== run 1 ==
## top
module top(
        clk, reset, up, down, hsync, vsync, rgb, pmod_switch, pause_switch,
         MISO, SW, SS, MOSI, SCLK, LED, an, seg
    );
clock: 4.15 ns
lec_check: 0
abc_area: 0
cap_margin: 20
cell_pad_in_sites_detail_placement: 1
cell_pad_in_sites_global_placement: 0
core_margin: 9
core_utilization: 60
gpl_routability_driven: 0
gpl_timing_driven: 0
min_routing_layer: met2
place_density_lb_addon: 0.15
setup_slack_margin: 0.22
slew_margin: 20
run.sh (not shown) runs the stock make flow with config.mk's settings and CLKGATE_MAP_FILE=.
Run 1 terminated abnormally: global routing (5_1_grt) reported GRT-0116.
> inputs changed (run 1 -> run 2)
==> flow/config.mk <==
export PLATFORM = sky130hd
export DESIGN_NAME = top
export DESIGN_NICKNAME = top
export VERILOG_FILES = /design/flow/design.v
export SDC_FILE = /design/flow/constraint.sdc
export NUM_CORES = 4
export LEC_CHECK = 0
export CAP_MARGIN = 20
export CORE_MARGIN = 2
export CORE_UTILIZATION = 40
export CTS_CLUSTER_SIZE = 92
export GPL_ROUTABILITY_DRIVEN = 0
export HOLD_SLACK_MARGIN = 0.12
export MAX_ROUTING_LAYER = met4
export MIN_ROUTING_LAYER = met2
export SLEW_MARGIN = 20
export TNS_END_PERCENT = 30
==> flow/constraint.sdc <==
create_clock -name core_clock -period 10.0 [get_ports {clk}]
set_input_delay 2.0000 -clock core_clock [delete_from_list [all_inputs] [get_ports {clk}]]
set_output_delay 2.0000 -clock core_clock [all_outputs]
set_load 0.01 [all_outputs]
--- outcome ---
Summary: with run 1 as the reference, post-detailed-placement half-perimeter wirelength in run 2 moved down by more than a quarter. | run 2 | all stages done | FAIL | DRC |. [compare] base=run 1 new=run 2: post-placement setup slack saw an increase; placed standard-cell area down 1.2%; floorplan-stage core utilization down 21 points. As of run 2, total number of placement rows had risen by more than 10% compared to run 1. Run 1 has higher number of gates resized after cts than run 2. Comparing the two runs side by side, run 2 comes out behind run 1 on area of the die. Number of placed I/O pins: run 2 vs run 1 identical. Compared with run 1, run 2 shows a width of the die that is about 12% higher.
Inputs modified between run 2 and run 3:
==> flow/config.mk <==
export PLATFORM = sky130hd
export DESIGN_NAME = top
export DESIGN_NICKNAME = top
export VERILOG_FILES = /design/flow/design.v
export SDC_FILE = /design/flow/constraint.sdc
export NUM_CORES = 4
export LEC_CHECK = 0
export ABC_AREA = 1
export CAP_MARGIN = 20
export CORE_MARGIN = 2
export CORE_UTILIZATION = 72
export PLACE_DENSITY = 0.38
export SLEW_MARGIN = 20
==> flow/constraint.sdc <==
create_clock -name core_clock -period 2.84 [get_ports {clk}]
set_input_delay 0.5680 -clock core_clock [delete_from_list [all_inputs] [get_ports {clk}]]
set_output_delay 0.5680 -clock core_clock [all_outputs]
set_load 0.01 [all_outputs]
Total of fill cells in the finished design: higher on run 2. The run showing the smaller largest stage delay on the critical path is run 3. Of run 2 and run 3, the run reporting the lower number of global-route vias before repair was run 3. To summarise run 3: no stage aborted, but the layout did not pass its checks, failing on setup timing. The lower first-pass GRT wire length came out of run 2. Diff run 2 -> run 3: share of synthesized cell area in and-or and or-and compound cells fell by 0.71 points; synthesized area higher. Per the comparison of run 3 with run 2, count of placed standard cells including taps went up; routed wire length went up 11%. Post-placement worst setup slack in run 3 is 4.64 ns lower than in run 2.
The inputs of run 4 differ from those of run 3 as listed below.
-- flow/config.mk --
<<< run 3, line 12
export PLACE_DENSITY = 0.38
>>> run 4, line 12
export PLACE_DENSITY = 0.37
export SETUP_SLACK_MARGIN = -0.15
### Flow results
The runs compared here, run 4 and run 3, all ended either early or with open violations.
From the logs: run 4 reached the end of the flow and failed the layout checks with setup timing.
Final design utilization in run 4 is 0.54 points below run 3.
Overall routed net length (lower): run 4
Setup total negative slack for run 4 is higher than for run 3.
Comparing multi-input gate share of the layout cell area for run 4 and run 3, the smaller number came from run 4.
Re total number of sequential cells: no difference whatsoever between run 4 and run 3.
Shortest clock period the worst path allows after layout on run 4 is down relative to run 3.
As far as combinational group share of total power is concerned, run 3 and run 4 perform about the same.
Power attributed to the clock group (run 4 vs. run 3) increases slightly
Number of antenna repair diodes: run 3 vs run 4 — no meaningful difference

* * *

top again, from the RTL that the note above started with.
Design top, start of the top module:
module top(
        clk, reset, up, down, hsync, vsync, rgb, pmod_switch, pause_switch,
         MISO, SW, SS, MOSI, SCLK, LED, an, seg
    );
clock: 4.34 ns
lec_check: 0
abc_area: 0
cap_margin: 10
cell_pad_in_sites_detail_placement: 1
cell_pad_in_sites_global_placement: 1
core_aspect_ratio: 0.88
core_margin: 4
core_utilization: 52
cts_cluster_size: 71
gpl_routability_driven: 0
gpl_timing_driven: 0
hold_slack_margin: 0.08
max_routing_layer: met4
min_routing_layer: met2
place_density_lb_addon: 0.0
setup_slack_margin: -0.19
slew_margin: 0
tns_end_percent: 15
The baseline finished with setup timing left.
Rerun with:
- ABC_AREA: 0 -> unset
- CAP_MARGIN: 10 -> 20
- CELL_PAD_IN_SITES_DETAIL_PLACEMENT: 1 -> unset
- CELL_PAD_IN_SITES_GLOBAL_PLACEMENT: 1 -> unset
- CORE_ASPECT_RATIO: 0.88 -> unset
- CORE_MARGIN: 4 -> 2
- CORE_UTILIZATION: 52 -> 20
- CTS_CLUSTER_SIZE: 71 -> unset
- GPL_ROUTABILITY_DRIVEN: 0 -> unset
- GPL_TIMING_DRIVEN: 0 -> unset
- HOLD_SLACK_MARGIN: 0.08 -> unset
- MIN_ROUTING_LAYER: met2 -> unset
- PLACE_DENSITY_LB_ADDON: 0.0 -> unset
- SETUP_SLACK_MARGIN: -0.19 -> unset
- SLEW_MARGIN: 0 -> 20
- TNS_END_PERCENT: 15 -> unset
- clock period: 4.34 -> 10.0 ns (I/O delays scaled with it)
After rerunning: This time the run finished with timing, DRC and antenna clean. Clock skew is lower by 0.0038 ns. Final area is higher by a few percent. Synthesized area does not change. Power is lower by well over a third. Non-clock buffer count is lower by 76. Via count is lower by a quarter to a third. Sequential share of layout area is lower by 0.85 points. Hold slack hardly moves.

* * *

top again, from the RTL that the note above started with.
clock: 4.34 ns
lec_check: 0
abc_area: 0
cap_margin: 10
cell_pad_in_sites_detail_placement: 0
cell_pad_in_sites_global_placement: 3
core_aspect_ratio: 0.88
core_margin: 4
core_utilization: 66
cts_cluster_size: 21
gpl_routability_driven: 0
gpl_timing_driven: 0
hold_slack_margin: 0.08
max_routing_layer: met5
min_routing_layer: met2
place_density_lb_addon: 0.0
setup_slack_margin: -0.19
slew_margin: 0
tns_end_percent: 15
The starting point never finished: it broke off in 3_1_place_gp_skip_io with FLW-0024.
Then changed:
Settings changed: ABC_AREA 0 to not set, CAP_MARGIN 10 to 20, CELL_PAD_IN_SITES_DETAIL_PLACEMENT 0 to not set, CELL_PAD_IN_SITES_GLOBAL_PLACEMENT 3 to not set, CORE_ASPECT_RATIO 0.88 to not set, CORE_MARGIN 4 to 2, CORE_UTILIZATION 66 to 17, CTS_CLUSTER_SIZE 21 to not set, GPL_ROUTABILITY_DRIVEN 0 to not set, GPL_TIMING_DRIVEN 0 to not set, HOLD_SLACK_MARGIN 0.08 to not set, MAX_ROUTING_LAYER met5 to not set, MIN_ROUTING_LAYER met2 to not set, PLACE_DENSITY_LB_ADDON 0.0 to not set, SETUP_SLACK_MARGIN -0.19 to not set, SLEW_MARGIN 0 to 20, TNS_END_PERCENT 15 to not set.
Clock period 4.34 ns to 13.7 ns, I/O delays scaled along.
Outcome: With this change the flow finished clean. Synthesized area does not change. Synthesized cell count is unchanged. Die size grows to 3.6 times its value.
Then changed:
Settings changed: CORE_UTILIZATION 17 to 64.
Clock period 13.7 ns to 5.14 ns, I/O delays scaled along.
Result: Wire length is lower by 3.8%. Power is higher to 2.7 times its value. Core utilization is higher by 51 points. Global-route usage is higher by 19 points. Clock-buffer cell count is lower by 3. Register-to-register slack loses 8.4 ns.
Then changed:
Settings changed: CORE_UTILIZATION 64 to 40.
Clock period 5.14 ns to 5.12 ns, I/O delays scaled along.
After rerunning:
- final area is higher by 1.1%
- routed wire length barely changes
- cell count is higher by 9.4%
- synthesized cell count is unchanged
- count of clock-buffer cells in the layout is higher by 7
- setup slack is worse by 0.055 ns
- sequential power hardly moves

* * *

before:
Starting RTL as in the previous note.
clock: 6.62 ns
lec_check: 0
abc_area: 1
cap_margin: 20
core_margin: 2
core_utilization: 69
cts_cluster_diameter: 54
place_density_lb_addon: 0.29
setup_slack_margin: 0.76
slew_margin: 20
Inputs modified between before and after:
Settings: PLACE_DENSITY_LB_ADDON no longer set, was 0.29; CORE_UTILIZATION now 70, was 69; SETUP_SLACK_MARGIN no longer set, was 0.76; CTS_CLUSTER_DIAMETER now 207, was 54; the clock period (ns, I/O delays scaled along) now 2.99, was 6.62.
==> results <==
Diff before -> after | fraction of met3 tracks used by global routing | increase of 0.65 points. after against before: area occupied by registers now sits at about the same level; clock-cell share of area now sits lower; final weighted congestion in routability-driven placement now sits higher. | global-route wire length before repair | after vs before | 5.7% higher |.

* * *

Starting RTL as in the previous note.
// top
module top(
        clk, reset, up, down, hsync, vsync, rgb, pmod_switch, pause_switch,
         MISO, SW, SS, MOSI, SCLK, LED, an, seg
    );
==> flow/config.mk <==
export PLATFORM = sky130hd
export DESIGN_NAME = top
export DESIGN_NICKNAME = top
export VERILOG_FILES = /design/flow/design.v
export SDC_FILE = /design/flow/constraint.sdc
export NUM_CORES = 4
export LEC_CHECK = 0
export CAP_MARGIN = 35
export CELL_PAD_IN_SITES_DETAIL_PLACEMENT = 0
export CORE_MARGIN = 2
export CORE_UTILIZATION = 72
export GPL_ROUTABILITY_DRIVEN = 0
export GPL_TIMING_DRIVEN = 1
export MIN_ROUTING_LAYER = met1
export SETUP_SLACK_MARGIN = -0.43
export SLEW_MARGIN = 0
==> flow/constraint.sdc <==
create_clock -name core_clock -period 5.6 [get_ports {clk}]
set_input_delay 1.1200 -clock core_clock [delete_from_list [all_inputs] [get_ports {clk}]]
set_output_delay 1.1200 -clock core_clock [all_outputs]
set_load 0.01 [all_outputs]
Rerun with:
- ABC_AREA: not set -> 1
- CAP_MARGIN: 35 -> 20
- CELL_PAD_IN_SITES_DETAIL_PLACEMENT: 0 -> not set
- GPL_ROUTABILITY_DRIVEN: 0 -> not set
- GPL_TIMING_DRIVEN: 1 -> not set
- MIN_ROUTING_LAYER: met1 -> not set
- PLACE_DENSITY_LB_ADDON: not set -> 0.29
- SETUP_SLACK_MARGIN: -0.43 -> not set
- SLEW_MARGIN: 0 -> 20
- clock period: 5.6 -> 2.84 ns (I/O delays scaled with it)
The changed run produced a layout that fails on setup timing; area after synthesis grows slightly; die area came out higher slightly; non-clock buffer count goes up by 63; setup slack loses 1.5 ns; cell count grows by about a fifth; final area rose by a few percent.
Rerun with:
- CTS_CLUSTER_DIAMETER: not set -> 366
- CTS_CLUSTER_SIZE: not set -> 15
- HOLD_SLACK_MARGIN: not set -> 0.3
- PLACE_DENSITY: not set -> 0.74
- PLACE_DENSITY_LB_ADDON: 0.29 -> not set
- SETUP_SLACK_MARGIN: not set -> 0.27
What happened: The new run finished with setup timing left; cell count hardly moves; final area went up by 0.64%; combinational power barely changes; setup slack gets better by 0.12 ns; utilization went up by 0.54 points; routed wire length went down by 4.6%; hold slack gets better by 0.0063 ns; die area is unchanged; clock-buffer cell count went down by 13; global-route usage went down by 3.0 points.

* * *

## job 4926
Starting RTL as in the previous note.
==> flow/design.v (excerpt) <==
module top(
        clk, reset, up, down, hsync, vsync, rgb, pmod_switch, pause_switch,
         MISO, SW, SS, MOSI, SCLK, LED, an, seg
    );
clock: 6.55 ns
lec_check: 0
cap_margin: 35
cell_pad_in_sites_detail_placement: 0
core_aspect_ratio: 0.9
core_margin: 2
core_utilization: 72
cts_cluster_size: 79
gpl_routability_driven: 0
gpl_timing_driven: 1
min_routing_layer: met1
place_density_lb_addon: 0.01
slew_margin: 0
tns_end_percent: 40
What job 8676 does differently from job 4926 at the input level:
- a deleted GPL_ROUTABILITY_DRIVEN that had been 0
- a deleted MIN_ROUTING_LAYER that had been met1
- a change of CAP_MARGIN from 35 to 20
- a deleted CORE_ASPECT_RATIO that had been 0.9
- an added ABC_AREA of 1
- a deleted PLACE_DENSITY_LB_ADDON that had been 0.01
- a change of SLEW_MARGIN from 0 to 20
- a deleted CELL_PAD_IN_SITES_DETAIL_PLACEMENT that had been 0
- a deleted TNS_END_PERCENT that had been 40
- a deleted CTS_CLUSTER_SIZE that had been 79
- a deleted GPL_TIMING_DRIVEN that had been 1
- an added SETUP_SLACK_MARGIN of 0.46
- a change of the clock period (ns, I/O delays scaled along) from 6.55 to 3.11
==> results <==
- The final layouts of job 4926 and job 8676 pass the timing, DRC and antenna checks.
- Measured against job 4926, the maximum frequency of job 8676 comes out at 1.6 times the reference value.
- Combinational power: job 8676 > job 4926
- The critical path depth of job 8676 is higher than that of job 4926.
- Comparing job 4926 and job 8676, total chip power is higher on job 8676.
- Comparing job 4926 and job 8676, the lower share of the clock period used by the worst path after layout is on job 4926.
- Comparing cell internal power dissipation for job 4926 and job 8676, the bigger number came from job 8676.
- Between job 4926 and job 8676, the difference in clock-pin slew reported for the worst setup and hold paths after clock tree synthesis is negligible.
- Job 8676 — core footprint 240 um^2 higher, job 4926 as reference
- Across both runs, worst setup slack was lower for job 8676 than for job 4926.
- Re number of cells on the worst hold path: no difference whatsoever between job 8676 and job 4926.
- Job 8676: amount of wire on met3 after detailed routing is about 33% higher than what job 4926 reported.
For job 5981, these inputs were changed with respect to job 8676:
- clearing ABC_AREA, which used to be 1
- clearing SETUP_SLACK_MARGIN, which used to be 0.46
- swapping 72 for 40 in CORE_UTILIZATION
- swapping 3.11 for 5.88 in the clock period (ns, I/O delays scaled along)
Notes after the runs:
- Post-synthesis net count, job 8676 and job 5981, higher one = job 8676.
- Job 5981 vs. job 8676: adder-cell area share of the yosys netlist picked up an extra 0.17 points, minimum setup slack among reg-to-reg paths picked up an extra 1.13 ns.
- Number of vias per cell after detailed routing: job 5981 lower than job 8676
- Job 5981 reports its highest-delay cell along the critical path as dfxtp_1 while job 8676 reports dfxtp_4.
The inputs of job 4230 differ from those of job 5981 as listed below.
- ABC_AREA now 1, previously not set
- PLACE_DENSITY now 0.35, previously not set
- CTS_CLUSTER_DIAMETER now 207, previously not set
- CORE_UTILIZATION now 72, was 40
- the clock period (ns, I/O delays scaled along) now 2.84, was 5.88
### Flow results
Final checks on job 4230, whose flow otherwise completed, came back failing, citing negative setup slack.
Re count of clock-buffer cells in the layout: job 4230 is 12% down on job 5981.
When job 4230 is set beside job 5981, its violation count after the first detailed-route iteration turns out to be 511 larger.
In job 4230, the maximum fanout count along the critical path came out 9 below the value in job 5981.
Setup slack in job 4230 is smaller than in job 5981.

* * *

Starting RTL as in the previous note.
## top
module top(
        clk, reset, up, down, hsync, vsync, rgb, pmod_switch, pause_switch,
         MISO, SW, SS, MOSI, SCLK, LED, an, seg
    );
make LEC_CHECK=0 CAP_MARGIN=35 CELL_PAD_IN_SITES_DETAIL_PLACEMENT=0 CORE_MARGIN=6 CORE_UTILIZATION=65 GPL_ROUTABILITY_DRIVEN=0 GPL_TIMING_DRIVEN=1 MIN_ROUTING_LAYER=met1 PLACE_DENSITY=0.38 SLEW_MARGIN=0 finish   # period 7.53 ns
The starting point passed the timing, DRC and antenna checks.
Change:
- CAP_MARGIN: 35 -> 20
- CELL_PAD_IN_SITES_DETAIL_PLACEMENT: 0 -> default
- CORE_MARGIN: 6 -> 2
- CORE_UTILIZATION: 65 -> 51
- GPL_ROUTABILITY_DRIVEN: 0 -> default
- GPL_TIMING_DRIVEN: 1 -> default
- MIN_ROUTING_LAYER: met1 -> default
- PLACE_DENSITY: 0.38 -> default
- SLEW_MARGIN: 0 -> 20
- clock period: 7.53 -> 5.12 ns (I/O delays scaled with it)
The changed run ran to the end with no violations.
Fmax rises by 2.0%.
Clock power goes up by 71%.
Clock skew drops by 0.024 ns.
Setup slack got worse by 2.3 ns.
Worst hold slack hardly moves.
Power grows by 58%.
Area after synthesis does not change.
Power and IR drop assume default switching activity.
